==> design/flow/design.v <==
parameter Z_2 = 2'bZZ;
parameter Z_4 = 4'bZZZZ;
parameter Z_8 = 8'bZZZZZZZZ;
parameter Z_16 = 16'bZZZZZZZZZZZZZZZZ;
parameter IDLE = 2'b00;
parameter WRITE_CONTROL = 2'b01;
parameter READ_CONTROL = 2'b10;
parameter REG_SP = 4'b1000;
parameter REG_EPC = 4'b1001;
parameter REG_ESP = 4'b1010;
parameter REG_IH = 4'b1011;
parameter REG_RA = 4'b1100;
parameter OP_ADDIU = 5'b01001;
parameter OP_ADDIU3 = 5'b01000;
parameter OP_B = 5'b00010;
parameter OP_BEQZ = 5'b00100;
parameter OP_BNEZ = 5'b00101;
parameter OP_LI = 5'b01101;
parameter OP_LW = 5'b10011;
parameter OP_SW = 5'b11011;
parameter OP_ADDSP3 = 5'b00000;
parameter OP_CMPI = 5'b01110;
parameter OP_LW_SP = 5'b10010;
parameter OP_SW_SP = 5'b11010;
parameter OP_INT = 5'b11111;
parameter OP_BTEQZ_PREFIX = 5'b01100;
parameter OP_BTEQZ_SUFFIX = 3'b000;
parameter OP_ADDSP_PREFIX = 5'b01100;
parameter OP_ADDSP_SUFFIX = 3'b011;
parameter OP_MTSP_PREFIX = 5'b01100;
parameter OP_MTSP_SUFFIX = 3'b100;
parameter OP_AND_PREFIX = 5'b11101;
parameter OP_AND_SUFFIX = 5'b01100;
parameter OP_CMP_PREFIX = 5'b11101;
parameter OP_CMP_SUFFIX = 5'b01010;
parameter OP_OR_PREFIX = 5'b11101;
parameter OP_OR_SUFFIX = 5'b01101;
parameter OP_NOT_PREFIX = 5'b11101;
parameter OP_NOT_SUFFIX = 5'b01111;
parameter OP_SLLV_PREFIX = 5'b11101;
parameter OP_SLLV_SUFFIX = 5'b00100;
parameter OP_SLTU_PREFIX = 5'b11101;
parameter OP_SLTU_SUFFIX = 5'b00011;
parameter OP_JR_PREFIX = 5'b11101;
parameter OP_JR_MIDFIX = 3'b000;
parameter OP_JR_SUFFIX = 5'b00000;
parameter OP_MFPC_PREFIX = 5'b11101;
parameter OP_MFPC_MIDFIX = 3'b010;
parameter OP_MFPC_SUFFIX = 5'b00000;
parameter OP_JALR_PREFIX = 5'b11101;
parameter OP_JALR_MIDFIX = 3'b110;
parameter OP_JALR_SUFFIX = 5'b00000;
parameter OP_JRRA_PREFIX = 5'b11101;
parameter OP_JRRA_MIDFIX = 3'b001;
parameter OP_JRRA_SUFFIX = 5'b00000;
parameter OP_MFIH_PREFIX = 5'b11110;
parameter OP_MFIH_SUFFIX = 8'b00000000;
parameter OP_MTIH_PREFIX = 5'b11110;
parameter OP_MTIH_SUFFIX = 8'b00000001;
parameter OP_SLL_PREFIX = 5'b00110;
parameter OP_SLL_SUFFIX = 2'b00;
parameter OP_SRA_PREFIX = 5'b00110;
parameter OP_SRA_SUFFIX = 2'b11;
parameter OP_SUBU_PREFIX = 5'b11100;
parameter OP_SUBU_SUFFIX = 2'b11;
parameter OP_ADDU_PREFIX = 5'b11100;
parameter OP_ADDU_SUFFIX = 2'b01;
parameter OP_NOP = 16'b0000100000000000;
module ByPass (
  input [3:0] sourceAddress,
  input [15:0] sourceValue,
  input [3:0] updatedAddress,
  input [15:0] updatedValue,
  output [15:0] selectedValue
);
assign selectedValue = updatedAddress == sourceAddress ? updatedValue : sourceValue;
endmodule
module Forwarder (
	input clk,
	input rst,
	input [15:0] in,
	output reg [15:0] out
);
reg [15:0] temp;
always @ (negedge clk or negedge rst) begin
	if (!rst) begin
		temp <= 0;
	end else begin
		temp <= in;
	end
end
always @ (posedge clk or negedge rst) begin
	if (!rst) begin
		out <= 0;
	end else begin
		out <= temp;
	end
end
endmodule
module Forwarder4Bit (
	input clk,
	input rst,
	input [3:0] in,
	output reg [3:0] out
);
reg [3:0] temp;
always @ (negedge clk or negedge rst) begin
	if (!rst) begin
		temp <= 0;
	end else begin
		temp <= in;
	end
end
always @ (posedge clk or negedge rst) begin
	if (!rst) begin
		out <= 0;
	end else begin
		out <= temp;
	end
end
endmodule
module InterruptSelector (
  input [15:0] normalInstruction,
  input [15:0] interruptInstruction,
  input interruptSignal,
  output [15:0] selectedInstruction
);
assign selectedInstruction = interruptSignal ? interruptInstruction : normalInstruction;
endmodule
module HardwareInterruptHandler (
  input clock, 
  input reset,
  input interruptSignal,
  input handInterruptSignalIn,
  output interruptSignalOut
);
reg [3:0] handSignalCache;
always @ (posedge clock or negedge reset) begin
  if (!reset) begin
    handSignalCache <= 4'b1111;
  end else begin
    handSignalCache[0] <= handSignalCache[1];
    handSignalCache[1] <= handSignalCache[2];
    handSignalCache[2] <= handSignalCache[3];
    handSignalCache[3] <= handInterruptSignalIn;
  end
end
assign interruptSignalOut = (handSignalCache[0] && handSignalCache[1] && !handSignalCache[2] && !handSignalCache[3]) ?  1'b1   :  interruptSignal;
endmodule
module InterruptHandler (
  input clock,
  input reset,
  input [3:0] interruptIndexIn,
  input interruptSignalIn,
  output reg interruptSignalOut,
  output reg [15:0] interruptInstructionOut
);
parameter OP_ADDIU = 5'b01001;
parameter OP_ADDIU3 = 5'b01000;
parameter OP_B = 5'b00010;
parameter OP_BEQZ = 5'b00100;
parameter OP_BNEZ = 5'b00101;
parameter OP_LI = 5'b01101;
parameter OP_LW = 5'b10011;
parameter OP_SW = 5'b11011;
parameter OP_ADDSP3 = 5'b00000;
parameter OP_CMPI = 5'b01110;
parameter OP_LW_SP = 5'b10010;
parameter OP_SW_SP = 5'b11010;
parameter OP_INT = 5'b11111;
parameter OP_BTEQZ_PREFIX = 5'b01100;
parameter OP_BTEQZ_SUFFIX = 3'b000;
parameter OP_ADDSP_PREFIX = 5'b01100;
parameter OP_ADDSP_SUFFIX = 3'b011;
parameter OP_MTSP_PREFIX = 5'b01100;
parameter OP_MTSP_SUFFIX = 3'b100;
parameter OP_AND_PREFIX = 5'b11101;
parameter OP_AND_SUFFIX = 5'b01100;
parameter OP_CMP_PREFIX = 5'b11101;
parameter OP_CMP_SUFFIX = 5'b01010;
parameter OP_OR_PREFIX = 5'b11101;
parameter OP_OR_SUFFIX = 5'b01101;
parameter OP_NOT_PREFIX = 5'b11101;
parameter OP_NOT_SUFFIX = 5'b01111;
parameter OP_SLLV_PREFIX = 5'b11101;
parameter OP_SLLV_SUFFIX = 5'b00100;
parameter OP_SLTU_PREFIX = 5'b11101;
parameter OP_SLTU_SUFFIX = 5'b00011;
parameter OP_JR_PREFIX = 5'b11101;
parameter OP_JR_MIDFIX = 3'b000;
parameter OP_JR_SUFFIX = 5'b00000;
parameter OP_MFPC_PREFIX = 5'b11101;
parameter OP_MFPC_MIDFIX = 3'b010;
parameter OP_MFPC_SUFFIX = 5'b00000;
parameter OP_JALR_PREFIX = 5'b11101;
parameter OP_JALR_MIDFIX = 3'b110;
parameter OP_JALR_SUFFIX = 5'b00000;
parameter OP_JRRA_PREFIX = 5'b11101;
parameter OP_JRRA_MIDFIX = 3'b001;
parameter OP_JRRA_SUFFIX = 5'b00000;
parameter OP_MFIH_PREFIX = 5'b11110;
parameter OP_MFIH_SUFFIX = 8'b00000000;
parameter OP_MTIH_PREFIX = 5'b11110;
parameter OP_MTIH_SUFFIX = 8'b00000001;
parameter OP_SLL_PREFIX = 5'b00110;
parameter OP_SLL_SUFFIX = 2'b00;
parameter OP_SRA_PREFIX = 5'b00110;
parameter OP_SRA_SUFFIX = 2'b11;
parameter OP_SUBU_PREFIX = 5'b11100;
parameter OP_SUBU_SUFFIX = 2'b11;
parameter OP_ADDU_PREFIX = 5'b11100;
parameter OP_ADDU_SUFFIX = 2'b01;
parameter OP_NOP = 16'b0000100000000000;
reg [3:0] interruptState;
reg [3:0] interruptIndex;
reg insideInterrupt;
localparam STATE_TOTAL = 10;
always @ (negedge clock or negedge reset) begin
  if (!reset) begin
    interruptState <= 1;
    interruptIndex <= 0;
    insideInterrupt <= 0;
  end else begin
    if (interruptSignalIn == 1 && insideInterrupt == 0 && interruptState == 1) begin
      interruptIndex <= interruptIndexIn;
      insideInterrupt <= 1;
    end else if (interruptState < STATE_TOTAL && insideInterrupt == 1) begin
      interruptState <= interruptState + 1;
    end else if (interruptState == STATE_TOTAL) begin
      interruptState <= 1;
      insideInterrupt <= 0;
      interruptIndex <= 0;
    end
  end
end
always @ (posedge clock or negedge reset) begin
  if (!reset) begin
    interruptInstructionOut <= OP_NOP;
    interruptSignalOut <= 0;
  end else begin
    if (insideInterrupt == 1) begin 
	    interruptInstructionOut <= {8'hF8, interruptState, interruptIndex};
		  interruptSignalOut <= 1;
	  end else begin
	    interruptInstructionOut <= OP_NOP;
		  interruptSignalOut <= 0;
	  end
  end
end
endmodule
module InstructionFetcher (
	input clk,
	input rst,
	input [15:0] current_PC,  
	input [15:0] mem_read,  
	output reg [15:0] current_IR_addr,
	output reg [15:0] current_IR
);
parameter OP_ADDIU = 5'b01001;
parameter OP_ADDIU3 = 5'b01000;
parameter OP_B = 5'b00010;
parameter OP_BEQZ = 5'b00100;
parameter OP_BNEZ = 5'b00101;
parameter OP_LI = 5'b01101;
parameter OP_LW = 5'b10011;
parameter OP_SW = 5'b11011;
parameter OP_ADDSP3 = 5'b00000;
parameter OP_CMPI = 5'b01110;
parameter OP_LW_SP = 5'b10010;
parameter OP_SW_SP = 5'b11010;
parameter OP_INT = 5'b11111;
parameter OP_BTEQZ_PREFIX = 5'b01100;
parameter OP_BTEQZ_SUFFIX = 3'b000;
parameter OP_ADDSP_PREFIX = 5'b01100;
parameter OP_ADDSP_SUFFIX = 3'b011;
parameter OP_MTSP_PREFIX = 5'b01100;
parameter OP_MTSP_SUFFIX = 3'b100;
parameter OP_AND_PREFIX = 5'b11101;
parameter OP_AND_SUFFIX = 5'b01100;
parameter OP_CMP_PREFIX = 5'b11101;
parameter OP_CMP_SUFFIX = 5'b01010;
parameter OP_OR_PREFIX = 5'b11101;
parameter OP_OR_SUFFIX = 5'b01101;
parameter OP_NOT_PREFIX = 5'b11101;
parameter OP_NOT_SUFFIX = 5'b01111;
parameter OP_SLLV_PREFIX = 5'b11101;
parameter OP_SLLV_SUFFIX = 5'b00100;
parameter OP_SLTU_PREFIX = 5'b11101;
parameter OP_SLTU_SUFFIX = 5'b00011;
parameter OP_JR_PREFIX = 5'b11101;
parameter OP_JR_MIDFIX = 3'b000;
parameter OP_JR_SUFFIX = 5'b00000;
parameter OP_MFPC_PREFIX = 5'b11101;
parameter OP_MFPC_MIDFIX = 3'b010;
parameter OP_MFPC_SUFFIX = 5'b00000;
parameter OP_JALR_PREFIX = 5'b11101;
parameter OP_JALR_MIDFIX = 3'b110;
parameter OP_JALR_SUFFIX = 5'b00000;
parameter OP_JRRA_PREFIX = 5'b11101;
parameter OP_JRRA_MIDFIX = 3'b001;
parameter OP_JRRA_SUFFIX = 5'b00000;
parameter OP_MFIH_PREFIX = 5'b11110;
parameter OP_MFIH_SUFFIX = 8'b00000000;
parameter OP_MTIH_PREFIX = 5'b11110;
parameter OP_MTIH_SUFFIX = 8'b00000001;
parameter OP_SLL_PREFIX = 5'b00110;
parameter OP_SLL_SUFFIX = 2'b00;
parameter OP_SRA_PREFIX = 5'b00110;
parameter OP_SRA_SUFFIX = 2'b11;
parameter OP_SUBU_PREFIX = 5'b11100;
parameter OP_SUBU_SUFFIX = 2'b11;
parameter OP_ADDU_PREFIX = 5'b11100;
parameter OP_ADDU_SUFFIX = 2'b01;
parameter OP_NOP = 16'b0000100000000000;
always @ (negedge clk) begin
	current_IR_addr <= current_PC;
end
always @ (negedge rst or posedge clk) begin
	if (!rst) begin
		current_IR <= OP_NOP;
	end else begin
		current_IR <= mem_read;
	end
end
endmodule
module InstructionDecoder (
  input clock,
  input reset,
  input [15:0] currentInstruction,
  output reg [3:0] firstRegisiterAddress,
  output reg [3:0] secondRegisiterAddress,   
  output reg [3:0] targetRegisiterAddress,
  output reg [2:0] jumpControl,
  output reg [3:0] interruptIndex,
  output reg interruptSignal,
  output reg interruptInstructionSignal
);
parameter OP_ADDIU = 5'b01001;
parameter OP_ADDIU3 = 5'b01000;
parameter OP_B = 5'b00010;
parameter OP_BEQZ = 5'b00100;
parameter OP_BNEZ = 5'b00101;
parameter OP_LI = 5'b01101;
parameter OP_LW = 5'b10011;
parameter OP_SW = 5'b11011;
parameter OP_ADDSP3 = 5'b00000;
parameter OP_CMPI = 5'b01110;
parameter OP_LW_SP = 5'b10010;
parameter OP_SW_SP = 5'b11010;
parameter OP_INT = 5'b11111;
parameter OP_BTEQZ_PREFIX = 5'b01100;
parameter OP_BTEQZ_SUFFIX = 3'b000;
parameter OP_ADDSP_PREFIX = 5'b01100;
parameter OP_ADDSP_SUFFIX = 3'b011;
parameter OP_MTSP_PREFIX = 5'b01100;
parameter OP_MTSP_SUFFIX = 3'b100;
parameter OP_AND_PREFIX = 5'b11101;
parameter OP_AND_SUFFIX = 5'b01100;
parameter OP_CMP_PREFIX = 5'b11101;
parameter OP_CMP_SUFFIX = 5'b01010;
parameter OP_OR_PREFIX = 5'b11101;
parameter OP_OR_SUFFIX = 5'b01101;
parameter OP_NOT_PREFIX = 5'b11101;
parameter OP_NOT_SUFFIX = 5'b01111;
parameter OP_SLLV_PREFIX = 5'b11101;
parameter OP_SLLV_SUFFIX = 5'b00100;
parameter OP_SLTU_PREFIX = 5'b11101;
parameter OP_SLTU_SUFFIX = 5'b00011;
parameter OP_JR_PREFIX = 5'b11101;
parameter OP_JR_MIDFIX = 3'b000;
parameter OP_JR_SUFFIX = 5'b00000;
parameter OP_MFPC_PREFIX = 5'b11101;
parameter OP_MFPC_MIDFIX = 3'b010;
parameter OP_MFPC_SUFFIX = 5'b00000;
parameter OP_JALR_PREFIX = 5'b11101;
parameter OP_JALR_MIDFIX = 3'b110;
parameter OP_JALR_SUFFIX = 5'b00000;
parameter OP_JRRA_PREFIX = 5'b11101;
parameter OP_JRRA_MIDFIX = 3'b001;
parameter OP_JRRA_SUFFIX = 5'b00000;
parameter OP_MFIH_PREFIX = 5'b11110;
parameter OP_MFIH_SUFFIX = 8'b00000000;
parameter OP_MTIH_PREFIX = 5'b11110;
parameter OP_MTIH_SUFFIX = 8'b00000001;
parameter OP_SLL_PREFIX = 5'b00110;
parameter OP_SLL_SUFFIX = 2'b00;
parameter OP_SRA_PREFIX = 5'b00110;
parameter OP_SRA_SUFFIX = 2'b11;
parameter OP_SUBU_PREFIX = 5'b11100;
parameter OP_SUBU_SUFFIX = 2'b11;
parameter OP_ADDU_PREFIX = 5'b11100;
parameter OP_ADDU_SUFFIX = 2'b01;
parameter OP_NOP = 16'b0000100000000000;
parameter Z_2 = 2'bZZ;
parameter Z_4 = 4'bZZZZ;
parameter Z_8 = 8'bZZZZZZZZ;
parameter Z_16 = 16'bZZZZZZZZZZZZZZZZ;
parameter IDLE = 2'b00;
parameter WRITE_CONTROL = 2'b01;
parameter READ_CONTROL = 2'b10;
parameter REG_SP = 4'b1000;
parameter REG_EPC = 4'b1001;
parameter REG_ESP = 4'b1010;
parameter REG_IH = 4'b1011;
parameter REG_RA = 4'b1100;
localparam NONE_CONTROL = 3'b000;
localparam B_CONTROL = 3'b001;
localparam BEQZ_CONTROL = 3'b010;
localparam BNEZ_CONTROL = 3'b011;
localparam BTEQZ_CONTROL = 3'b100;
localparam JR_CONTROL = 3'b101;
localparam JALR_CONTROL = 3'b110;
localparam JRRA_CONTROL = 3'b111;
reg [15:0] instruction;
wire [3:0] firstParameter = {1'b0, instruction[10:8]};
wire [3:0] secondParameter = {1'b0, instruction[7:5]};
wire [3:0] thirdParameter = {1'b0, instruction[4:2]};
always @ (negedge clock or negedge reset) begin
  if (!reset) begin
    instruction <= OP_NOP;
  end else begin
    instruction <= currentInstruction;
  end
end
always @ (posedge clock or negedge reset) begin
  firstRegisiterAddress <= 0;
  secondRegisiterAddress <= 0;
  targetRegisiterAddress <= 4'hf;
  interruptSignal <= 0;
  interruptIndex <= 0;
  interruptInstructionSignal <= 0;
  jumpControl <= NONE_CONTROL;
  if (!reset) begin
    firstRegisiterAddress <= 0;
    secondRegisiterAddress <= 0;
    interruptSignal <= 0;
    interruptIndex <= 0;
    interruptInstructionSignal <= 0;
    targetRegisiterAddress <= 4'hf;
    jumpControl <= NONE_CONTROL;
  end else begin
    case (instruction[15:11])
      OP_ADDIU: begin
        targetRegisiterAddress <= firstParameter;
        firstRegisiterAddress <= firstParameter;
      end
      OP_ADDIU3: begin
        targetRegisiterAddress <= secondParameter;
        firstRegisiterAddress <= firstParameter;
      end
      OP_B: begin
        jumpControl <= B_CONTROL;
      end
      OP_BEQZ: begin
        jumpControl <= BEQZ_CONTROL;
        firstRegisiterAddress <= firstParameter;
      end
      OP_BNEZ: begin
        jumpControl <= BNEZ_CONTROL;
        firstRegisiterAddress <= firstParameter;
      end
      OP_LI: begin
        targetRegisiterAddress <= firstParameter;
      end
      OP_LW: begin
        targetRegisiterAddress <= secondParameter;
        firstRegisiterAddress <= firstParameter;
      end
      OP_SW: begin
        firstRegisiterAddress <= firstParameter;
        secondRegisiterAddress <= secondParameter;
      end
      OP_ADDSP3: begin
        targetRegisiterAddress <= firstParameter;
        secondRegisiterAddress <= REG_SP;
      end
      OP_CMPI: begin
        firstRegisiterAddress <= firstParameter;
      end
      OP_LW_SP: begin
        targetRegisiterAddress <= firstParameter;
        secondRegisiterAddress <= REG_SP;
      end
      OP_SW_SP: begin
        firstRegisiterAddress <= firstParameter;
        secondRegisiterAddress <= REG_SP;
      end
      OP_INT: begin
        case (instruction[7:4])
          0: begin
            interruptSignal <= 1;
            interruptIndex <= instruction[3:0];
          end
          1: begin 
            targetRegisiterAddress <= REG_EPC;
          end
          2: begin
            targetRegisiterAddress <= REG_ESP;
            firstRegisiterAddress <= REG_SP;
          end
          3: begin
            targetRegisiterAddress <= REG_SP;
          end
          4: begin
            firstRegisiterAddress <= REG_EPC;
            secondRegisiterAddress <= REG_SP;
          end
          5: begin
            secondRegisiterAddress <= REG_SP;
          end
          6: begin
            firstRegisiterAddress <= REG_ESP;
            secondRegisiterAddress <= REG_SP;
          end
          7: begin
				interruptInstructionSignal <= 1;
            firstRegisiterAddress <= REG_IH;
          end
        endcase
      end
      5'b01100: begin
        case (instruction[10:8])
          OP_BTEQZ_SUFFIX: begin
            jumpControl <= BTEQZ_CONTROL;
          end
          OP_ADDSP_SUFFIX: begin
            targetRegisiterAddress <= REG_SP;
            secondRegisiterAddress <= REG_SP;
          end
          OP_MTSP_SUFFIX: begin
            targetRegisiterAddress <= REG_SP;
            secondRegisiterAddress <= secondParameter;
          end
        endcase
      end
      5'b11101: begin
        case (instruction[4:0])
          OP_AND_SUFFIX: begin
            targetRegisiterAddress <= firstParameter;
            firstRegisiterAddress  <= firstParameter;
            secondRegisiterAddress <= secondParameter;
          end
          OP_CMP_SUFFIX: begin
            firstRegisiterAddress <= firstParameter;
            secondRegisiterAddress <= secondParameter;
          end
          OP_OR_SUFFIX: begin
            targetRegisiterAddress <= firstParameter;
            firstRegisiterAddress <= firstParameter;
            secondRegisiterAddress <= secondParameter;
          end
          OP_NOT_SUFFIX: begin
            targetRegisiterAddress <= firstParameter;
            secondRegisiterAddress <= secondParameter;
          end
          OP_SLLV_SUFFIX: begin
            targetRegisiterAddress <= secondParameter;
            firstRegisiterAddress <= firstParameter;
            secondRegisiterAddress <= secondParameter;
          end
          OP_SLTU_SUFFIX: begin
            firstRegisiterAddress <= firstParameter;
            secondRegisiterAddress <= secondParameter;
          end
          5'b00000: begin
            case (instruction[7:5])
              OP_JR_MIDFIX: begin
				    jumpControl <= JR_CONTROL;
                firstRegisiterAddress <= firstParameter;
              end
              OP_MFPC_MIDFIX: begin
                targetRegisiterAddress <= firstParameter;
              end
              OP_JALR_MIDFIX: begin
				    jumpControl <= JALR_CONTROL;
                targetRegisiterAddress <= REG_RA;
                firstRegisiterAddress <= firstParameter;
              end
              OP_JRRA_MIDFIX: begin
				    jumpControl <= JRRA_CONTROL;
                firstRegisiterAddress <= REG_RA;
              end
            endcase
          end
        endcase
      end
      5'b11110: begin
        case (instruction[7:0])
          OP_MFIH_SUFFIX: begin
            targetRegisiterAddress <= firstParameter;
            firstRegisiterAddress <= REG_IH;
          end
          OP_MTIH_SUFFIX: begin
            targetRegisiterAddress <= REG_IH;
            firstRegisiterAddress <= firstParameter;
          end
        endcase
      end
      5'b00110: begin
        case (instruction[1:0])
          OP_SLL_SUFFIX: begin
            targetRegisiterAddress <= firstParameter;
            secondRegisiterAddress <= secondParameter;
          end
          OP_SRA_SUFFIX: begin
            targetRegisiterAddress <= firstParameter;
            secondRegisiterAddress <= secondParameter;
          end
        endcase
      end
      5'b11100: begin
        case (instruction[1:0])
          OP_SUBU_SUFFIX: begin
            targetRegisiterAddress <= thirdParameter;
            firstRegisiterAddress <= firstParameter;
            secondRegisiterAddress <= secondParameter;
          end
          OP_ADDU_SUFFIX: begin
            targetRegisiterAddress <= thirdParameter;
            firstRegisiterAddress <= firstParameter;
            secondRegisiterAddress <= secondParameter;
          end
        endcase
      end
      default: begin
      end
    endcase
  end
end
endmodule
module ProgramCounterAdder (
  input clock,
  input reset,
  input [15:0] currentPC,
  input [15:0] currentInstruction,
  input [15:0] finalRegisterValue,
  input t,
  input interruptSignal,
  input interruptInstructionSignal,
  input [2:0] jumpControl,
  output [15:0] nextPC
);
localparam NONE_CONTROL = 3'b000;
localparam B_CONTROL = 3'b001;
localparam BEQZ_CONTROL = 3'b010;
localparam BNEZ_CONTROL = 3'b011;
localparam BTEQZ_CONTROL = 3'b100;
localparam JR_CONTROL = 3'b101;
reg [15:0] instruction, jumpPC;
reg [15:0] programCounterRegister;
reg jump;
wire [15:0] immediateSignExtend_8bit = {instruction[7] ? 8'hff : 8'h00, instruction[7:0]};
wire [15:0] immediateSignExtend_11bit = {instruction[10] ?  5'b11111 : 5'b00000, instruction[10:0]};
always @ (negedge clock or negedge reset) begin
  if (!reset) begin
    instruction <= 16'h8000;  
    programCounterRegister <= 16'hffff;  
  end else begin
    instruction <= currentInstruction;
    programCounterRegister <= currentPC;
  end
end
always @ (*) begin
  jumpPC = 0;
  jump = 0;
  if (!reset) begin
    jumpPC = 0;
    jump = 0;
  end else begin
    case (jumpControl)
      NONE_CONTROL: begin
        jumpPC = 0;
        jump = 0;
      end
      B_CONTROL: begin
        jumpPC = programCounterRegister + immediateSignExtend_11bit;
        jump = 1;
      end
      BEQZ_CONTROL: begin
        if (finalRegisterValue == 0) begin
          jumpPC = programCounterRegister + immediateSignExtend_8bit;
          jump = 1;
        end
      end
      BNEZ_CONTROL: begin
        if (finalRegisterValue != 0) begin
          jumpPC = programCounterRegister + immediateSignExtend_8bit;
          jump = 1;
        end
      end
      BTEQZ_CONTROL: begin
        if (t == 0) begin
          jumpPC = programCounterRegister + immediateSignExtend_8bit;
          jump = 1;
        end
      end
      JR_CONTROL: begin
        jumpPC = finalRegisterValue;
        jump = 1;
      end
    endcase
  end
end
assign nextPC = interruptInstructionSignal ? finalRegisterValue : (interruptSignal ? programCounterRegister : (jump ? jumpPC : programCounterRegister + 1));
endmodule
module ArithmeticLogicalUnit (
  input clock,
  input reset,
  input [15:0] finalFirstRegisterValue,
  input [15:0] finalSecondRegisterValue,
  input [15:0] currentProgramCounter,
  input [15:0] currentInstruction,
  output reg [15:0] targetValue,
  output reg tRead
);
reg tWriteEnable;
reg tToWrite;
reg [15:0] programCounter;
reg [15:0] instruction;
reg [15:0] firstRegisterValue;
reg [15:0] secondRegisterValue;
wire [15:0] immediateSignExtend_8bit = {instruction[7] ? 8'hff : 8'h00, instruction[7:0]};
wire [15:0] immediateSignExtend_11bit = {instruction[10] ?  5'b11111 : 5'b00000, instruction[10:0]};
wire [15:0] immediateZeroExtend_8bit = {8'h00, instruction[7:0]};
wire [15:0] immediateSignExtend_4bit = {instruction[3] ? 12'hfff : 12'h000, instruction[3:0]};
wire [3:0] shiftImmediate = instruction[4:2] ? instruction[4:2] : 8;
parameter OP_ADDIU = 5'b01001;
parameter OP_ADDIU3 = 5'b01000;
parameter OP_B = 5'b00010;
parameter OP_BEQZ = 5'b00100;
parameter OP_BNEZ = 5'b00101;
parameter OP_LI = 5'b01101;
parameter OP_LW = 5'b10011;
parameter OP_SW = 5'b11011;
parameter OP_ADDSP3 = 5'b00000;
parameter OP_CMPI = 5'b01110;
parameter OP_LW_SP = 5'b10010;
parameter OP_SW_SP = 5'b11010;
parameter OP_INT = 5'b11111;
parameter OP_BTEQZ_PREFIX = 5'b01100;
parameter OP_BTEQZ_SUFFIX = 3'b000;
parameter OP_ADDSP_PREFIX = 5'b01100;
parameter OP_ADDSP_SUFFIX = 3'b011;
parameter OP_MTSP_PREFIX = 5'b01100;
parameter OP_MTSP_SUFFIX = 3'b100;
parameter OP_AND_PREFIX = 5'b11101;
parameter OP_AND_SUFFIX = 5'b01100;
parameter OP_CMP_PREFIX = 5'b11101;
parameter OP_CMP_SUFFIX = 5'b01010;
parameter OP_OR_PREFIX = 5'b11101;
parameter OP_OR_SUFFIX = 5'b01101;
parameter OP_NOT_PREFIX = 5'b11101;
parameter OP_NOT_SUFFIX = 5'b01111;
parameter OP_SLLV_PREFIX = 5'b11101;
parameter OP_SLLV_SUFFIX = 5'b00100;
parameter OP_SLTU_PREFIX = 5'b11101;
parameter OP_SLTU_SUFFIX = 5'b00011;
parameter OP_JR_PREFIX = 5'b11101;
parameter OP_JR_MIDFIX = 3'b000;
parameter OP_JR_SUFFIX = 5'b00000;
parameter OP_MFPC_PREFIX = 5'b11101;
parameter OP_MFPC_MIDFIX = 3'b010;
parameter OP_MFPC_SUFFIX = 5'b00000;
parameter OP_JALR_PREFIX = 5'b11101;
parameter OP_JALR_MIDFIX = 3'b110;
parameter OP_JALR_SUFFIX = 5'b00000;
parameter OP_JRRA_PREFIX = 5'b11101;
parameter OP_JRRA_MIDFIX = 3'b001;
parameter OP_JRRA_SUFFIX = 5'b00000;
parameter OP_MFIH_PREFIX = 5'b11110;
parameter OP_MFIH_SUFFIX = 8'b00000000;
parameter OP_MTIH_PREFIX = 5'b11110;
parameter OP_MTIH_SUFFIX = 8'b00000001;
parameter OP_SLL_PREFIX = 5'b00110;
parameter OP_SLL_SUFFIX = 2'b00;
parameter OP_SRA_PREFIX = 5'b00110;
parameter OP_SRA_SUFFIX = 2'b11;
parameter OP_SUBU_PREFIX = 5'b11100;
parameter OP_SUBU_SUFFIX = 2'b11;
parameter OP_ADDU_PREFIX = 5'b11100;
parameter OP_ADDU_SUFFIX = 2'b01;
parameter OP_NOP = 16'b0000100000000000;
parameter Z_2 = 2'bZZ;
parameter Z_4 = 4'bZZZZ;
parameter Z_8 = 8'bZZZZZZZZ;
parameter Z_16 = 16'bZZZZZZZZZZZZZZZZ;
parameter IDLE = 2'b00;
parameter WRITE_CONTROL = 2'b01;
parameter READ_CONTROL = 2'b10;
parameter REG_SP = 4'b1000;
parameter REG_EPC = 4'b1001;
parameter REG_ESP = 4'b1010;
parameter REG_IH = 4'b1011;
parameter REG_RA = 4'b1100;
always @ (negedge clock or negedge reset) begin
  if (!reset) begin
    programCounter <= 0;
    instruction <= OP_NOP;
    firstRegisterValue <= 0;
    secondRegisterValue <= 0;
  end else begin
    programCounter <= currentProgramCounter;
    instruction <= currentInstruction;
    firstRegisterValue <= finalFirstRegisterValue;
    secondRegisterValue <= finalSecondRegisterValue;
  end
end
always @(posedge clock or negedge reset) begin
  if (!reset) begin
    tWriteEnable <= 1;
    tToWrite <= 0;
    targetValue <= 0;
    tRead <= 0;
  end else begin
    case (instruction[15:11])
      OP_ADDIU: begin
        targetValue <= firstRegisterValue + immediateSignExtend_8bit;
      end
      OP_ADDIU3: begin
        targetValue <= firstRegisterValue + immediateSignExtend_4bit;
      end
      OP_LI: begin
        targetValue <= immediateZeroExtend_8bit;
      end
      OP_SW: begin
        targetValue <= secondRegisterValue;
      end		  
      OP_ADDSP3: begin
        targetValue <= secondRegisterValue + immediateSignExtend_8bit;
      end
      OP_CMPI: begin
        tToWrite <= firstRegisterValue != immediateSignExtend_8bit;
        if (tWriteEnable) tRead <= firstRegisterValue != immediateSignExtend_8bit;
        tWriteEnable <= 0;
      end
      OP_SW_SP: begin
		    targetValue <= firstRegisterValue;
		  end
      OP_INT: begin
        case (instruction[7:4])
          1: begin 
            targetValue <= programCounter;
          end
          2: begin
            targetValue <= firstRegisterValue;
          end
          3: begin
            targetValue <= 16'hBF20;
          end
          4: begin
            targetValue <= firstRegisterValue;
          end 
          5: begin
            targetValue <= instruction[3:0];
          end
          6: begin
            targetValue <= firstRegisterValue;
          end 
        endcase
      end
      5'b01100: begin
        case (instruction[10:8])
          OP_ADDSP_SUFFIX: begin
            targetValue <= secondRegisterValue + immediateSignExtend_8bit;
          end
          OP_MTSP_SUFFIX: begin
            targetValue <= secondRegisterValue;
          end
        endcase
      end
      5'b11101: begin
        case (instruction[4:0])
          OP_AND_SUFFIX: begin
            targetValue <= firstRegisterValue & secondRegisterValue;
          end
          OP_CMP_SUFFIX: begin
            tToWrite <= firstRegisterValue != secondRegisterValue;
            if (tWriteEnable) tRead <= firstRegisterValue != secondRegisterValue;
            tWriteEnable <= 0;
          end
          OP_OR_SUFFIX: begin
            targetValue <= firstRegisterValue | secondRegisterValue;
          end
          OP_NOT_SUFFIX: begin
            targetValue <= ~secondRegisterValue;
          end
          OP_SLLV_SUFFIX: begin
            targetValue <= secondRegisterValue << firstRegisterValue;
          end
          OP_SLTU_SUFFIX: begin
            tToWrite <= $unsigned(firstRegisterValue) < $unsigned(secondRegisterValue);
            if (tWriteEnable) tRead <= $unsigned(firstRegisterValue) < $unsigned(secondRegisterValue);
            tWriteEnable <= 0;
          end
          5'b00000: begin
            case (instruction[7:5])
              OP_MFPC_MIDFIX: begin
                targetValue <= programCounter;
              end
              OP_JALR_MIDFIX: begin
                targetValue <= programCounter;
              end
            endcase
          end
        endcase
      end
      5'b11110: begin
        case (instruction[7:0])
          OP_MFIH_SUFFIX: begin
            targetValue <= firstRegisterValue;
          end
          OP_MTIH_SUFFIX: begin
            targetValue <= firstRegisterValue;
          end
        endcase
      end
      5'b00110: begin
        case (instruction[1:0])
          OP_SLL_SUFFIX: begin
            targetValue <= secondRegisterValue << shiftImmediate;
          end
          OP_SRA_SUFFIX: begin
            targetValue <= secondRegisterValue >>> shiftImmediate;
          end
        endcase
      end
      5'b11100: begin
        case (instruction[1:0])
          OP_SUBU_SUFFIX: begin
            targetValue <= firstRegisterValue - secondRegisterValue;
          end
          OP_ADDU_SUFFIX: begin
            targetValue <= firstRegisterValue + secondRegisterValue;
          end
        endcase
      end
      default: begin
			tWriteEnable <= 1;
			targetValue <= 0;
      end
    endcase
  end
end
endmodule
module MemoryAddressCalculator (
	input clk,
	input rst,
	input [15:0] instruction_in,
	input [15:0] first_register_value,
	input [15:0] second_reigster_value,
	output reg [1:0] memory_control,
	output reg [15:0] memory_address
);
wire [15:0] immediate_from_5;
wire [15:0] immediate_from_8;
reg [15:0] instruction;
reg [15:0] rm_1, rm_2;
parameter OP_ADDIU = 5'b01001;
parameter OP_ADDIU3 = 5'b01000;
parameter OP_B = 5'b00010;
parameter OP_BEQZ = 5'b00100;
parameter OP_BNEZ = 5'b00101;
parameter OP_LI = 5'b01101;
parameter OP_LW = 5'b10011;
parameter OP_SW = 5'b11011;
parameter OP_ADDSP3 = 5'b00000;
parameter OP_CMPI = 5'b01110;
parameter OP_LW_SP = 5'b10010;
parameter OP_SW_SP = 5'b11010;
parameter OP_INT = 5'b11111;
parameter OP_BTEQZ_PREFIX = 5'b01100;
parameter OP_BTEQZ_SUFFIX = 3'b000;
parameter OP_ADDSP_PREFIX = 5'b01100;
parameter OP_ADDSP_SUFFIX = 3'b011;
parameter OP_MTSP_PREFIX = 5'b01100;
parameter OP_MTSP_SUFFIX = 3'b100;
parameter OP_AND_PREFIX = 5'b11101;
parameter OP_AND_SUFFIX = 5'b01100;
parameter OP_CMP_PREFIX = 5'b11101;
parameter OP_CMP_SUFFIX = 5'b01010;
parameter OP_OR_PREFIX = 5'b11101;
parameter OP_OR_SUFFIX = 5'b01101;
parameter OP_NOT_PREFIX = 5'b11101;
parameter OP_NOT_SUFFIX = 5'b01111;
parameter OP_SLLV_PREFIX = 5'b11101;
parameter OP_SLLV_SUFFIX = 5'b00100;
parameter OP_SLTU_PREFIX = 5'b11101;
parameter OP_SLTU_SUFFIX = 5'b00011;
parameter OP_JR_PREFIX = 5'b11101;
parameter OP_JR_MIDFIX = 3'b000;
parameter OP_JR_SUFFIX = 5'b00000;
parameter OP_MFPC_PREFIX = 5'b11101;
parameter OP_MFPC_MIDFIX = 3'b010;
parameter OP_MFPC_SUFFIX = 5'b00000;
parameter OP_JALR_PREFIX = 5'b11101;
parameter OP_JALR_MIDFIX = 3'b110;
parameter OP_JALR_SUFFIX = 5'b00000;
parameter OP_JRRA_PREFIX = 5'b11101;
parameter OP_JRRA_MIDFIX = 3'b001;
parameter OP_JRRA_SUFFIX = 5'b00000;
parameter OP_MFIH_PREFIX = 5'b11110;
parameter OP_MFIH_SUFFIX = 8'b00000000;
parameter OP_MTIH_PREFIX = 5'b11110;
parameter OP_MTIH_SUFFIX = 8'b00000001;
parameter OP_SLL_PREFIX = 5'b00110;
parameter OP_SLL_SUFFIX = 2'b00;
parameter OP_SRA_PREFIX = 5'b00110;
parameter OP_SRA_SUFFIX = 2'b11;
parameter OP_SUBU_PREFIX = 5'b11100;
parameter OP_SUBU_SUFFIX = 2'b11;
parameter OP_ADDU_PREFIX = 5'b11100;
parameter OP_ADDU_SUFFIX = 2'b01;
parameter OP_NOP = 16'b0000100000000000;
parameter Z_2 = 2'bZZ;
parameter Z_4 = 4'bZZZZ;
parameter Z_8 = 8'bZZZZZZZZ;
parameter Z_16 = 16'bZZZZZZZZZZZZZZZZ;
parameter IDLE = 2'b00;
parameter WRITE_CONTROL = 2'b01;
parameter READ_CONTROL = 2'b10;
parameter REG_SP = 4'b1000;
parameter REG_EPC = 4'b1001;
parameter REG_ESP = 4'b1010;
parameter REG_IH = 4'b1011;
parameter REG_RA = 4'b1100;
assign immediate_from_5 = {instruction[4]? 11'b11111111111: 11'b00000000000, instruction[4:0]};
assign immediate_from_8 = {instruction[7]? 8'hFF: 8'h00, instruction[7:0]};
always @ (negedge clk or negedge rst) begin
	if (!rst) begin
		instruction <= 16'b0000100000000000;
		rm_1 <= 0;
		rm_2 <= 0;
	end else begin
		instruction <= instruction_in;
		rm_1 <= first_register_value;
		rm_2 <= second_reigster_value;
	end
end
always @ (posedge clk or negedge rst) begin
	if (!rst) begin
		memory_address <= 16'hFFFF;
		memory_control <= IDLE;
	end else begin
		case (instruction[15:11])
			OP_LW_SP: begin
				memory_address <= rm_2 + immediate_from_8;
				memory_control <= READ_CONTROL;
			end
			OP_LW: begin
				memory_address <= rm_1 + immediate_from_5;
				memory_control <= READ_CONTROL;
			end
			OP_SW_SP: begin
				memory_address <= rm_2 + immediate_from_8;
				memory_control <= WRITE_CONTROL;
			end
			OP_SW: begin
				memory_address <= rm_1 + immediate_from_5;
				memory_control <= WRITE_CONTROL;
			end
      OP_INT: begin
        case (instruction[7:4])
          4: begin
            memory_address <= rm_2;
            memory_control <= WRITE_CONTROL;
          end
          5: begin
            memory_address <= rm_2 + 1;
            memory_control <= WRITE_CONTROL;
          end
          6: begin
            memory_address <= rm_2 + 2;
            memory_control <= WRITE_CONTROL;
          end 
        endcase
      end
			default begin
				memory_address <= 16'hFFFF;
				memory_control <= IDLE;
			end
		endcase
	end
end
endmodule
module MemoryInterface (
	input clk,
	input rst,
	input [15:0] memory_address_from_cpu,
	input [15:0] target_value_from_cpu,
	input [1:0] memory_control_signal_from_cpu,
	input [15:0] data_fetched_from_memory,
	output reg [15:0] memory_address_to_memory,
	output [15:0] data_fetched_to_cpu,
	output reg [1:0] memory_control_signal_to_memory,
	output reg [15:0] target_value_to_memory
);
reg [15:0] memory_address_temp;
reg [1:0] memory_control_signal_temp;
reg [15:0] target_value_temp;
assign data_fetched_to_cpu = data_fetched_from_memory;
always @ (negedge clk or negedge rst) begin
	if (!rst) begin
		memory_address_temp <= 0;
		memory_control_signal_temp <= 0;
		target_value_temp <= 0;
	end else begin
		memory_address_temp <= memory_address_from_cpu;
		memory_control_signal_temp <= memory_control_signal_from_cpu;
		target_value_temp <= target_value_from_cpu;
	end
end
always @ (posedge clk or negedge rst) begin
	if (!rst) begin
		memory_address_to_memory <= 0;
		memory_control_signal_to_memory <= 0;
		target_value_to_memory <= 0;
	end else begin
		memory_address_to_memory <= memory_address_temp;
		memory_control_signal_to_memory <= memory_control_signal_temp;
		target_value_to_memory <= target_value_temp;
	end
end
endmodule
module Selector (
  input clk, rst,
  input [1:0] memory_control,
  input [15:0] mem_data_read,
  input [15:0] alu_cal_result,
  output [15:0] select_cal_result
);
reg [15:0] temp_result;
reg [1:0] memory_control_temp;
always @ (negedge clk or negedge rst) begin
  if (!rst) begin
    temp_result <= 0;
    memory_control_temp <= 0;
  end
  else begin
    temp_result <= alu_cal_result;
	 memory_control_temp <= memory_control;
  end
end
assign select_cal_result = memory_control_temp[1]? mem_data_read : temp_result;
endmodule
module Register (
  input clock,
  input reset,
  input [3:0] firstRegisterAddress,
  input [3:0] secondRegisterAddress,
  input [3:0] targetRegisterAddress,
  input [15:0] targetValue,
  output [15:0] firstRegisterValueOrigin,
  output [15:0] secondRegisterValueOrigin,
  output [175:0] debug_registers
);
reg [207:0] registers;
assign debug_registers = {
    registers[0*16 +: 16],
    registers[1*16 +: 16],
    registers[2*16 +: 16],
    registers[3*16 +: 16],
    registers[4*16 +: 16],
    registers[5*16 +: 16],
    registers[6*16 +: 16],
    registers[7*16 +: 16],
    registers[8*16 +: 16],
    registers[9*16 +: 16],
    registers[10*16 +: 16]
};
assign firstRegisterValueOrigin = firstRegisterAddress <= 12 ? registers[firstRegisterAddress*16 +: 16] : 16'h0000;
assign secondRegisterValueOrigin = secondRegisterAddress <= 12 ? registers[secondRegisterAddress*16 +: 16] : 16'h0000;
always @ (negedge clock, negedge reset) begin
  if (!reset) begin
    registers <= 0;
  end else begin
    if (targetRegisterAddress <= 12) begin
      registers[targetRegisterAddress*16 +: 16] <= targetValue;
    end
  end
end
endmodule
module CentralProcessingUnit (
  input clock,
  input reset,
  input handInterruptSignalIn,
  input [15:0] IF_memory_read,
  output [15:0] IF_address,
  input [15:0] MEM_memory_read,
  output [1:0] MEM_memory_control,
  output [15:0] MEM_memory_address,
  output [15:0] MEM_target_value,
  output [175:0] register_value
);
wire [15:0] programCounter_0;   
wire [15:0] programCounter_1;   
wire [15:0] programCounter_2;   
wire [15:0] programCounter_3;   
wire [15:0] programCounter_4;   
wire [15:0] programCounter_5;   
wire [15:0] instruction_1_origin;
wire [15:0] instruction_1_selected;
wire [15:0] instruction_2;
wire [15:0] instruction_3;
wire [15:0] instruction_4;
wire [3:0] firstRegisterAddress;
wire [15:0] firstRegisterValueOrigin;
wire [15:0] firstRegisterValueMiddle;
wire [15:0] firstRegisterValueFinal;
wire [3:0] secondRegisterAddress;
wire [15:0] secondRegisterValueOrigin;
wire [15:0] secondRegisterValueMiddle;
wire [15:0] secondRegisterValueFinal;
wire [3:0] targetRegisterAddress_2;
wire [3:0] targetRegisterAddress_3;
wire [3:0] targetRegisterAddress_4;
wire [15:0] targetValue_3;
wire [15:0] targetValue_4;
wire t;
wire [2:0] jumpControl;
wire [1:0] memoryControl;
wire [15:0] dataMemoryAddress;
wire [15:0] dataFetched;
wire [3:0] interruptIndex;
wire interruptSignalDecoder;
wire interruptSignalHandler;
wire interruptSignalHardware;
wire interruptInstructionSignal;
wire [15:0] interruptInstruction;
ProgramCounterAdder pcAdder (
  clock,
  reset,
  programCounter_0,
  instruction_1_selected,
  firstRegisterValueFinal,
  t,
  interruptSignalHandler,
  interruptInstructionSignal,
  jumpControl,
  programCounter_0
);
InstructionFetcher fetcher (
  .clk(clock),
  .rst(reset),
  .current_PC(programCounter_0),
  .mem_read(IF_memory_read),
  .current_IR_addr(IF_address),
  .current_IR(instruction_1_origin)
);
InstructionDecoder decoder (
  clock,
  reset,
  instruction_1_selected,
  firstRegisterAddress,
  secondRegisterAddress,
  targetRegisterAddress_2,
  jumpControl,
  interruptIndex,
  interruptSignalDecoder,
  interruptInstructionSignal
);
InterruptHandler handler (
  clock,
  reset,
  interruptIndex,
  interruptSignalHardware,
  interruptSignalHandler,
  interruptInstruction
);
InterruptSelector interruptSelector (
  instruction_1_origin,
  interruptInstruction,
  interruptSignalHandler,
  instruction_1_selected
);
HardwareInterruptHandler hardwareHandler (
  clock, 
  reset,
  interruptSignalDecoder,
  handInterruptSignalIn,
  interruptSignalHardware
);
Forwarder programCounterForwarder_2 (
  clock,
  reset,
  programCounter_0,
  programCounter_2
);
Forwarder instructionForwarder_2 (
  clock,
  reset,
  instruction_1_selected,
  instruction_2
);
ByPass firstRegisiterByPass_II (
  firstRegisterAddress,
  firstRegisterValueOrigin,
  targetRegisterAddress_4,
  targetValue_4,
  firstRegisterValueMiddle
);
ByPass firstRegisiterByPass_I (
  firstRegisterAddress,
  firstRegisterValueMiddle,
  targetRegisterAddress_3,
  targetValue_3,
  firstRegisterValueFinal
);
ByPass secondRegisterByPass_II (
  secondRegisterAddress,
  secondRegisterValueOrigin,
  targetRegisterAddress_4,
  targetValue_4,
  secondRegisterValueMiddle
);
ByPass secondRegisterByPass_I (
  secondRegisterAddress,
  secondRegisterValueMiddle,
  targetRegisterAddress_3,
  targetValue_3,
  secondRegisterValueFinal
);
ArithmeticLogicalUnit alu (
  clock,
  reset,
  firstRegisterValueFinal,
  secondRegisterValueFinal,
  programCounter_2,
  instruction_2,
  targetValue_3,
  t
);
MemoryAddressCalculator addressCalculator (
  clock,
  reset,
  instruction_2,
  firstRegisterValueFinal,
  secondRegisterValueFinal,
  memoryControl,
  dataMemoryAddress
);
Forwarder4Bit targetRegisterAddressForwarder_3 (
  clock,
  reset,
  targetRegisterAddress_2,
  targetRegisterAddress_3
);
MemoryInterface memoryCommunicator (
  .clk(clock),
  .rst(reset),
  .memory_address_from_cpu(dataMemoryAddress),  
  .target_value_from_cpu(targetValue_3), 
  .memory_control_signal_from_cpu(memoryControl),  
  .data_fetched_from_memory(MEM_memory_read),
  .memory_address_to_memory(MEM_memory_address),
  .memory_control_signal_to_memory(MEM_memory_control),
  .target_value_to_memory(MEM_target_value),
  .data_fetched_to_cpu(dataFetched)     
);
Selector selector (
  .clk(clock),
  .rst(reset),
  .memory_control(memoryControl),
  .mem_data_read(dataFetched),
  .alu_cal_result(targetValue_3),
  .select_cal_result(targetValue_4)
);
Forwarder4Bit targetRegisterAddressForwarder_4 (
  clock,
  reset,
  targetRegisterAddress_3,
  targetRegisterAddress_4
);
Register register (
  clock,
  reset,
  firstRegisterAddress,
  secondRegisterAddress,
  targetRegisterAddress_4,
  targetValue_4,
  firstRegisterValueOrigin,
  secondRegisterValueOrigin,
  register_value
);
endmodule
==> design/flow/run.sh <==
#!/bin/bash
# the make line also repeats each setting of config.mk as NAME=value (left out here)
make -C /OpenROAD-flow-scripts/flow DESIGN_CONFIG=/design/flow/config.mk WORK_HOME=/design/flow/orfs CLKGATE_MAP_FILE= finish
==> design/flow/config.mk <==
export PLATFORM = sky130hd
export DESIGN_NAME = CentralProcessingUnit
export DESIGN_NICKNAME = CentralProcessingUnit
export VERILOG_FILES = /design/flow/design.v
export SDC_FILE = /design/flow/constraint.sdc
export NUM_CORES = 4
export LEC_CHECK = 0
export CAP_MARGIN = 5
export CELL_PAD_IN_SITES_DETAIL_PLACEMENT = 2
export CELL_PAD_IN_SITES_GLOBAL_PLACEMENT = 1
export CORE_MARGIN = 7
export CORE_UTILIZATION = 40
export HOLD_SLACK_MARGIN = 0.21
export SLEW_MARGIN = 20
==> design/flow/constraint.sdc <==
create_clock -name core_clock -period 11.0 [get_ports {clock}]
set_input_delay 2.2000 -clock core_clock [delete_from_list [all_inputs] [get_ports {clock}]]
set_output_delay 2.2000 -clock core_clock [all_outputs]
set_load 0.01 [all_outputs]
==> qor.csv, run 1 <==
metric;value;unit
status;finished clean;
cts_tree;done;
cp-startpoint;MEM_memory_read[5];
timing_worst_slew_pin_value;1160;ps
slowest_cell_on_crit_path;sky130_fd_sc_hd__or4_4;
worstSkewPairLatency;650;ps
timing.critical_path.to_type;flip-flop;
report.final.hold_viol_count;0;
dpl.hpwl;116000;um
timing.slew.headroom;0.222;
num-nets-final;3788;
cp_slowest_stage_delay;580;ps
depth_of_the_most_critical_reg_to_reg_path;12;
fraction_of_the_core_area_occupied_by_cells_at_floorplan;0.406;
io_buffers;260;
crit_path_cell_trace;clkdlybuf4s50_1, mux2i_2, buf_4, nor2b_1, a311oi_1, a31oi_1, or4_4, nor4_4, buf_4, mux2i_2, nand2_1, a221o_1, a211o_1;
first_global_vias;32632;
grtUsageMet2;0.535;
intPower;5.64;mW
wirelength;156000;um
worst_setup_path_endpoint;programCounterForwarder_2.temp[5];
power.sequential.fraction;0.350;
powerClk;2.39;mW
post_synthesis_mean_instance_area;9.44;sq um
synth-edff-count;0;
area.growth.synth_to_final;16.0;%
cts.sink_count;550;
sequentialPower;3.40;mW
setup_viol_count_final;0;
chip_area;0.0917;sq mm
synth-async-reset-ratio;0.971;
min_to;hardwareHandler.handSignalCache[0];
average_detailed_routed_wire_length_per_instance;33.0;um
post_synth_ao_oa_area_fraction;0.192;
max-vdd-ir-drop;0.134;mV
cp_data_required_time;5910;ps
synth.logic.top_family;AND-OR/OR-AND gates;
yosysSeqAreaShare;0.412;
use_met1;0.454;
simple_gate_area_frac;0.142;
synth_dominant_cell_count;sky130_fd_sc_hd__dfrtn_1;
setup.worst_path.start_class;input pin;
path_buffers;3;
cts_hold_buf;0;
cts_root_buffer;sky130_fd_sc_hd__clkbuf_16;
synthMuxAreaShare;0.0956;
detailed_route_iter0_violations;2601;
finish.utilization;0.470;
clock-skew-final;80.2;ps
timing.reg2reg.setup_slack;330;ps
gr_overflow_total;0;
leakage_power;16.0;nW
groute.usage.overall;0.335;
adder_share;0.0506;
maxSlewViolCount;0;
crit_family;AND-OR/OR-AND gates;
top_cells_by_count;sky130_fd_sc_hd__dfrtn_1 (353), sky130_fd_sc_hd__nand2_1 (345), sky130_fd_sc_hd__o21ai_0 (310), sky130_fd_sc_hd__nor2_1 (282), sky130_fd_sc_hd__a21oi_1 (245);
number_of_vias_in_the_routed_layout;30307;
placedInstanceArea;0.0362;sq mm
number_of_distinct_standard_cells_referenced_by_the_synthesized_netlist;96;
critPathMaxFanout;4;
r2r-end;programCounterForwarder_2.temp[5];
grt_max_degree;155;
switching_share;0.418;
grt_pass1_wl;229000;um
tritoncts.num_buffers;67;
cts.reportedPaths.clkPinSlew;60;ps
top_cells_by_area;sky130_fd_sc_hd__dfrtn_1 (26%), sky130_fd_sc_hd__dfrtp_1 (10%), sky130_fd_sc_hd__mux4_2 (5.4%), sky130_fd_sc_hd__ha_1 (4.8%), sky130_fd_sc_hd__o21ai_0 (4.7%);
finalWeightedCongestion;0.999;
hold_path_class;flip-flop to flip-flop;
antenna_found_initial;7;
ioPinCount;261;
category_of_the_most_critical_setup_path;input pin to flip-flop;
ys_cells;3533;
synth-main-ff-cell;sky130_fd_sc_hd__dfrtn_1;
cp_data_arrival_time;5700;ps
power-top-group;combinational logic;
clockBufferDepth;3;
antenna_violating_nets_post_route;0;
clockPowerShare;0.247;
power.switching;4.05;mW
warning_count;110;
first_pass_iters;8;
syn_area;0.0334;sq mm
critical_path_depth;13;
die_width;303;um
synth.ff_latch_count;550;
htree_levels;3;
drv_cap;0;
worstReg2RegStart;decoder.firstRegisiterAddress[1];
avgViaCountPerCell;6.39;
min_from;hardwareHandler.handSignalCache[1];
yosys_warnings;28;
syn_inst;3533;
grt_setup_unrepaired;false;
powerDensity;251;mW/mm^2
grt.met3_usage;0.0719;
synth_nets;3700;
yosys.area_share.xor_xnor;0.0289;
yosys.stat.chipArea;0.0334;sq mm
p_comb_frac;0.403;
synth_largest_type_area_fraction;0.265;
globalRoute.busiestLayer;met2;
finalInstanceArea;0.0387;sq mm
fp.dieH;303;um
hold_path_depth;0;
drc_errors;0;
core_area;0.0822;sq mm
comb_power;3.91;mW
fp-row-count;105;
synth_top_cell_by_area;sky130_fd_sc_hd__dfrtn_1;
==> per-stage QoR <==
step	hold WS, ps	cells	power, mW	setup WS (ps)	setup TNS (ps)
2_1_floorplan	354	3533	5.47	210	0
3_3_place_gp	358	4588	7.01	-339	-9770
3_5_place_dp	361	4588	7.20	-463	-15280
4_1_cts	374	4744	9.66	94.1	0
5_1_grt	375	4744	10.1	21.7	0
6_report	371	4745	9.70	211	0
==> layout make-up <==
class / instances / area, sq um
repair buffers: 399 / 3700
well taps: 1070 / 1340
diodes: 1 / 2.50
multi-input cells: 2483 / 17100
fillers: 8626 / 43600
inverters: 85 / 319
flip-flops and latches: 550 / 13700
clock buffers: 91 / 2030
clock inverters: 66 / 423
==> what timing repair did <==
action,CTS,global route
endpoints found under the setup margin,0,9
resized,0,3
setup buffers,0,0
==> metal layers <==
| metal | part of all wire | vias up |
|---|---|---|
| met1 | 0.43 | 15949 |
| met2 | 0.46 | 1280 |
| li1 | - | 12786 |
| met3 | 0.079 | 290 |
| met5 | 0.000083 | - |
| met4 | 0.036 | 2 |
==> run 2: changes to the inputs <==
- CELL_PAD_IN_SITES_DETAIL_PLACEMENT: 2 -> not set
- CELL_PAD_IN_SITES_GLOBAL_PLACEMENT: 1 -> 0
- CORE_MARGIN: 7 -> 2
- CORE_UTILIZATION: 40 -> 72
- CTS_CLUSTER_DIAMETER: not set -> 379
- CTS_CLUSTER_SIZE: not set -> 42
- GPL_TIMING_DRIVEN: not set -> 1
- HOLD_SLACK_MARGIN: 0.21 -> not set
- MAX_ROUTING_LAYER: not set -> met4
- SETUP_SLACK_MARGIN: not set -> 1.76
- TNS_END_PERCENT: not set -> 30
- clock period: 11.0 -> 6.2 ns (I/O delays scaled with it)
==> run 2 against run 1 <==
Compared with the run above:
- the run now fails in global routing (5_1_grt)
- synthesized cell count did not move
- die size fell by 48%
- area after synthesis did not move
==> qor.csv, run 2 <==
metric;value;unit;change
dpl.hpwl;91900;um;was 116,000 um
gr_overflow_total;161;;
finalWeightedCongestion;1.25;;was 0.999
syn_area;0.0334;sq mm;unchanged
synth-async-reset-ratio;0.971;;unchanged
synth_nets;3700;;unchanged
synth_top_cell_by_area;sky130_fd_sc_hd__dfrtn_1;;unchanged
io_buffers;260;;unchanged
cts.sink_count;550;;unchanged
ioPinCount;261;;unchanged
simple_gate_area_frac;0.142;;unchanged
yosys.stat.chipArea;0.0334;sq mm;unchanged
post_synthesis_mean_instance_area;9.44;sq um;unchanged
adder_share;0.0506;;unchanged
synth-edff-count;0;;unchanged
synth-main-ff-cell;sky130_fd_sc_hd__dfrtn_1;;unchanged
post_synth_ao_oa_area_fraction;0.192;;unchanged
fraction_of_the_core_area_occupied_by_cells_at_floorplan;0.732;;was 0.406
fp.dieH;219;um;was 303 um
ys_cells;3533;;unchanged
placedInstanceArea;0.0383;sq mm;was 0.0362 sq mm
fp-row-count;78;;was 105
clockBufferDepth;3;;unchanged
status;aborted with a tool error;;was finished clean
syn_inst;3533;;unchanged
core_area;0.0456;sq mm;was 0.0822 sq mm
number_of_distinct_standard_cells_referenced_by_the_synthesized_netlist;96;;unchanged
synthMuxAreaShare;0.0956;;unchanged
groute.usage.overall;0.797;;
yosysSeqAreaShare;0.412;;unchanged
chip_area;0.0481;sq mm;was 0.0917 sq mm
last-stage-reached;global routing (5_1_grt);;
yosys.area_share.xor_xnor;0.0289;;unchanged
die_width;219;um;was 303 um
error_message;[ERROR GRT-0232] Routing congestion too high. Check the congestion heatmap in the GUI.;;
cts_root_buffer;sky130_fd_sc_hd__clkbuf_16;;unchanged
synth_largest_type_area_fraction;0.265;;unchanged
top_cells_by_area;sky130_fd_sc_hd__dfrtn_1 (26%), sky130_fd_sc_hd__dfrtp_1 (10%), sky130_fd_sc_hd__mux4_2 (5.4%), sky130_fd_sc_hd__ha_1 (4.8%), sky130_fd_sc_hd__o21ai_0 (4.7%);;unchanged
yosys_warnings;28;;unchanged
htree_levels;1;;was 3
synth_dominant_cell_count;sky130_fd_sc_hd__dfrtn_1;;unchanged
synth.ff_latch_count;550;;unchanged
tritoncts.num_buffers;17;;was 67
top_cells_by_count;sky130_fd_sc_hd__dfrtn_1 (353), sky130_fd_sc_hd__nand2_1 (345), sky130_fd_sc_hd__o21ai_0 (310), sky130_fd_sc_hd__nor2_1 (282), sky130_fd_sc_hd__a21oi_1 (245);;unchanged
synth.logic.top_family;AND-OR/OR-AND gates;;unchanged
==> run 2: metal layers <==
metal,overflow,GRT usage
met1,10,0.791
met2,80,0.941
met3,11,0.644
met4,60,0.755
met5,-,-
==> run 2: through the flow <==
step           utilization  worst slack (ps)  instances  power [mW]
2_1_floorplan            -              -765       3533        9.99
3_3_place_gp         0.841             -1370       4358        12.5
3_5_place_dp         0.841             -1460       4358        12.9
4_1_cts              0.888              -917       4565        15.2
==> run 2: timing repair <==
action | 4_1_cts
hold buffers | 0
setup buffers | 141
setup endpoints to repair | 884
resized | 628
pin swaps | 96
gates cloned | 2
endpoints found under the hold margin | 0
==> run 3: changes to the inputs <==
- CAP_MARGIN: 5 -> 20
- CELL_PAD_IN_SITES_GLOBAL_PLACEMENT: 0 -> not set
- CORE_UTILIZATION: 72 -> 40
- CTS_CLUSTER_DIAMETER: 379 -> not set
- CTS_CLUSTER_SIZE: 42 -> not set
- GPL_TIMING_DRIVEN: 1 -> not set
- MAX_ROUTING_LAYER: met4 -> not set
- PLACE_DENSITY: not set -> 0.6
- SETUP_SLACK_MARGIN: 1.76 -> not set
- TNS_END_PERCENT: 30 -> not set
- clock period: 6.2 -> 11.0 ns (I/O delays scaled with it)
==> run 3 against run 2 <==
Compared with the run above:
- now clean on timing, DRC and antenna
- die size increased by 78%
- area after synthesis unchanged
- synthesized cell count unchanged
==> qor.csv, run 3 <==
metric;value;unit;change
wl_met2;54200;um;
hold_path_depth;0;;
timing.reg2reg.setup_slack;530;ps;
yosysSeqAreaShare;0.412;;unchanged
category_of_the_most_critical_setup_path;input pin to flip-flop;;
core_area;0.0824;sq mm;was 0.0456 sq mm
yosys.stat.chipArea;0.0334;sq mm;unchanged
die_width;293;um;was 219 um
fraction_of_the_core_area_occupied_by_cells_at_floorplan;0.405;;was 0.732
ioPinCount;261;;unchanged
ys_cells;3533;;unchanged
depth_of_the_most_critical_reg_to_reg_path;13;;
htree_levels;3;;was 1
top_cells_by_count;sky130_fd_sc_hd__dfrtn_1 (353), sky130_fd_sc_hd__nand2_1 (345), sky130_fd_sc_hd__o21ai_0 (310), sky130_fd_sc_hd__nor2_1 (282), sky130_fd_sc_hd__a21oi_1 (245);;unchanged
report.final.hold_viol_count;0;;
min_to;hardwareHandler.handSignalCache[1];;
synth_dominant_cell_count;sky130_fd_sc_hd__dfrtn_1;;unchanged
dpl.hpwl;95000;um;was 91,900 um
cp-startpoint;MEM_memory_read[5];;
power.switching;3.75;mW;
synth-edff-count;0;;unchanged
path_buffers;2;;
grt_setup_unrepaired;false;;
cp_data_arrival_time;5630;ps;
setup_viol_count_final;0;;
yosys_warnings;28;;unchanged
grt_pass1_wl;189000;um;
synth_top_cell_by_area;sky130_fd_sc_hd__dfrtn_1;;unchanged
synth.logic.top_family;AND-OR/OR-AND gates;;unchanged
io_buffers;260;;unchanged
groute.usage.overall;0.295;;
min_from;hardwareHandler.handSignalCache[2];;
maxUsedRoutingLayer;met4;;
synth-main-ff-cell;sky130_fd_sc_hd__dfrtn_1;;unchanged
chip_area;0.0857;sq mm;was 0.0481 sq mm
worst_setup_path_endpoint;programCounterForwarder_2.temp[5];;
antenna_violating_nets_post_route;0;;
worstReg2RegStart;decoder.firstRegisiterAddress[1];;
final.setup.worst_slack;297;ps;
avgViaCountPerCell;6.15;;
number_of_vias_in_the_routed_layout;29064;;
timing.critical_path.to_type;flip-flop;;
yosys.area_share.xor_xnor;0.0289;;unchanged
wirelength;128000;um;
area.growth.synth_to_final;15.2;%;
number_of_distinct_standard_cells_referenced_by_the_synthesized_netlist;96;;unchanged
ff_latch_area;0.0137;sq mm;
post_cts.resized_instances;0;;was 628
crit_path_cell_trace;clkdlybuf4s50_1, mux2i_2, nor2b_1, a311oi_1, a31oi_1, or4_4, nor4_4, buf_4, mux2i_1, nand2_1, a221o_1, a211o_1;;
post_synth_ao_oa_area_fraction;0.192;;unchanged
status;finished clean;;was aborted with a tool error
finalWeightedCongestion;1.05;;was 1.25
dp_worst_setup_slack;-240;ps;was -1460 ps
tritoncts.num_buffers;66;;was 17
p_comb_frac;0.392;;
switching_share;0.404;;
crit_family;AND-OR/OR-AND gates;;
cp_data_required_time;5920;ps;
max-vdd-ir-drop;0.122;mV;
placed_cells_incl_taps;4572;;was 4,358
fp-row-count;105;;was 78
cp_slowest_stage_delay;570;ps;
leakage_power;15.9;nW;
timing_worst_slew_pin_value;1140;ps;
gr_overflow_total;0;;
post_synthesis_mean_instance_area;9.44;sq um;unchanged
maxSlewViolCount;0;;
comb_power;3.64;mW;
powerDensity;242;mW/mm^2;
first_global_vias;27103;;
top_cells_by_area;sky130_fd_sc_hd__dfrtn_1 (26%), sky130_fd_sc_hd__dfrtp_1 (10%), sky130_fd_sc_hd__mux4_2 (5.4%), sky130_fd_sc_hd__ha_1 (4.8%), sky130_fd_sc_hd__o21ai_0 (4.7%);;unchanged
detailed_route_iter0_violations;3923;;
cts_tree;done;;
slowest_cell_on_crit_path;sky130_fd_sc_hd__or4_4;;
adder_share;0.0506;;unchanged
clockPowerShare;0.246;;
synth_nets;3700;;unchanged
timing.slew.headroom;0.239;;
power.sequential.fraction;0.362;;
final_cell_count_no_fill;4728;;
critPathMaxFanout;4;;
layout.area.comb;0.0171;sq mm;
simple_gate_area_frac;0.142;;unchanged
finish.utilization;0.467;;
synth_largest_type_area_fraction;0.265;;unchanged
met1Wirelength;55600;um;
drv_cap;0;;
clock-skew-final;82.8;ps;
synth.ff_latch_count;550;;unchanged
finalInstanceArea;0.0384;sq mm;
r2r-end;programCounterForwarder_2.temp[5];;
post_cts_buffers;0;;was 141
clockBufferDepth;3;;unchanged
cts_root_buffer;sky130_fd_sc_hd__clkbuf_16;;unchanged
intPower;5.54;mW;
grt_max_degree;157;;
drc_errors;0;;
num-nets-final;3771;;
cts_hold_buf;0;;unchanged
worst_hold_check_slack;367;ps;
power-top-group;combinational logic;;
powerClk;2.29;mW;
first_pass_iters;6;;
average_detailed_routed_wire_length_per_instance;27.1;um;
worstSkewPairLatency;660;ps;
syn_inst;3533;;unchanged
setup.worst_path.start_class;input pin;;
critical_path_depth;12;;
warning_count;107;;
sequentialPower;3.36;mW;
cts.sink_count;550;;unchanged
fill_cells;7702;;
cts.reportedPaths.clkPinSlew;60;ps;
wl_met3;13000;um;
hold_path_class;flip-flop to flip-flop;;
syn_area;0.0334;sq mm;unchanged
placedInstanceArea;0.0361;sq mm;was 0.0383 sq mm
antenna_found_initial;2;;
fp.dieH;293;um;was 219 um
synthMuxAreaShare;0.0956;;unchanged
synth-async-reset-ratio;0.971;;unchanged
-- run 3: through the flow --
| step | power (mW) | setup TNS (ps) |
|---|---|---|
| floorplan | 5.47 | 0 |
| finish | 9.29 | 0 |
| CTS | 9.22 | 0 |
| global placement | 6.90 | -1610 |
| global route | 9.71 | 0 |
| detailed placement | 6.92 | -5140 |
-- run 3: layer usage --
metal	up-vias	GRT usage
met5	-	0
met4	0	0.115
met3	274	0.0667
met2	1599	0.425
met1	14398	0.430
li1	12793	-
-- run 3: cell type report --
| cell class | count | share of cell area |
|---|---|---|
| repair buffers | 383 | 0.0925 |
| flip-flops and latches | 550 | 0.358 |
| inverters | 85 | 0.00830 |
| clock inverters | 70 | 0.0131 |
| clock buffers | 86 | 0.0484 |
| multi-input cells | 2483 | 0.445 |
| diodes | 1 | 0.0000651 |
| well taps | 1070 | 0.0348 |
No activity file was given, so power comes from the tool's default toggle rates.
